==> flow/design.v (excerpt) <==
module mem_ram (input clk, wren, 
                input [3:0] d11,input [3:0] d12,input [3:0] d13,input [3:0] d14,input [3:0] d15,input [3:0] d16,input [3:0] d17,input [3:0]d18,
					 input [3:0] d21,input [3:0] d22,input [3:0] d23,input [3:0] d24,input [3:0] d25,input [3:0] d26,input [3:0] d27,input [3:0]d28,
					 input [3:0] d31,input [3:0] d32,input [3:0] d33,input [3:0] d34,input [3:0] d35,input [3:0] d36,input [3:0] d37,input [3:0]d38,
					 input [3:0] d41,input [3:0] d42,input [3:0] d43,input [3:0] d44,input [3:0] d45,input [3:0] d46,input [3:0] d47,input [3:0]d48,
					 input [3:0] r1,input [3:0] r2,
					 input [3:0] r3,input [3:0] r4,
					 output [11:0] w_sum11,
					 output [11:0] w_sum12,
					 output [11:0] w_sum13,
					 output [11:0] w_sum14,
					 output [11:0] w_sum15,
					 output [11:0] w_sum16,
					 output [11:0] w_sum17,
					 output [11:0] w_sum18
					 );
  reg [31:0] mem [3:0];  
  ...
Settings: LEC_CHECK=0, ABC_AREA=1, CAP_MARGIN=0, CORE_MARGIN=2, CORE_UTILIZATION=72, CTS_CLUSTER_DIAMETER=372, CTS_CLUSTER_SIZE=72, GPL_ROUTABILITY_DRIVEN=0, HOLD_SLACK_MARGIN=0.29, PLACE_DENSITY_LB_ADDON=0.06, SETUP_SLACK_MARGIN=0.43, SLEW_MARGIN=20, TNS_END_PERCENT=60; clock period 4.94 ns.
run.sh (not shown) runs the stock make flow with config.mk's settings and CLKGATE_MAP_FILE=.
The baseline died in clock tree synthesis (DPL-0033).
Change:
Settings changed: ABC_AREA 1 to default, CAP_MARGIN 0 to 20, CORE_UTILIZATION 72 to 71, CTS_CLUSTER_DIAMETER 372 to default, CTS_CLUSTER_SIZE 72 to default, GPL_ROUTABILITY_DRIVEN 0 to default, HOLD_SLACK_MARGIN 0.29 to default, PLACE_DENSITY_LB_ADDON 0.06 to default, SETUP_SLACK_MARGIN 0.43 to default, TNS_END_PERCENT 60 to default.
Clock period 4.94 ns to 9.71 ns, I/O delays scaled along.
Effect:
- With this change the flow completed with no timing, DRC or antenna violations
- area after synthesis decreases by 3.4%
- die size decreases by 2.0%
- synthesized cell count decreases by 19%
Change:
Settings changed: CORE_UTILIZATION 71 to 40, HOLD_SLACK_MARGIN from default to 0.2, MIN_ROUTING_LAYER from default to met2.
Clock period 9.71 ns to 10.0 ns, I/O delays scaled along.
Setup slack improved by 0.14 ns.
Global-route usage fell by 4.0 points.
Design area increases slightly.
Utilization fell by 36 points.
Die area increases by well over a third.
Final cell count increases by roughly a tenth.
Clock-buffer cell count shrinks by 1.
Non-clock buffer count shrinks by 2.
First-iteration DRC count grows by well over a third.
Change:
Settings changed: ABC_AREA from default to 1, CAP_MARGIN 20 to 40, CELL_PAD_IN_SITES_GLOBAL_PLACEMENT from default to 1, CORE_ASPECT_RATIO from default to 0.5, CORE_MARGIN 2 to 7, CTS_CLUSTER_DIAMETER from default to 288, CTS_CLUSTER_SIZE from default to 98, HOLD_SLACK_MARGIN 0.2 to default, MIN_ROUTING_LAYER met2 to default, PLACE_DENSITY_LB_ADDON from default to 0.07, SETUP_SLACK_MARGIN from default to -0.99, TNS_END_PERCENT from default to 5.
The new run completed without violations.
Core utilization fell by 0.15 points.
Critical path depth goes down by 1.
Synthesized cell count is higher by 23%.
Die size went up by 13%.
Global-route usage drops by 12 points.
Via count came out lower by 21%.
Maximum frequency goes up by 5.5%.
Area after synthesis rises by 3.5%.
Change:
Settings changed: ABC_AREA 1 to default, CAP_MARGIN 40 to 20, CELL_PAD_IN_SITES_GLOBAL_PLACEMENT 1 to default, CORE_ASPECT_RATIO 0.5 to default, CORE_MARGIN 7 to 2, CTS_CLUSTER_DIAMETER 288 to default, CTS_CLUSTER_SIZE 98 to default, HOLD_SLACK_MARGIN from default to 0.07, PLACE_DENSITY_LB_ADDON 0.07 to default, SETUP_SLACK_MARGIN -0.99 to default, TNS_END_PERCENT 5 to default.
Clock period 10.0 ns to 5.6 ns, I/O delays scaled along.
This time the run reached the layout checks and failed them: setup timing.
Setup slack degrades by 2.1 ns.
Via count rises by about 3.5%.
Hold slack degrades by 0.92 ns.
Core utilization rises by 9.3 points.
Change:
Settings changed: CORE_UTILIZATION 40 to 66, HOLD_SLACK_MARGIN 0.07 to default.
Clock period 5.6 ns to 6.6 ns, I/O delays scaled along.
Effect: The new run reached the layout checks and failed them: setup timing. First-iteration DRC count climbs by 52%. Die size drops by 39%. Routed wire length climbs by 8.9%. Setup slack gains 0.49 ns.
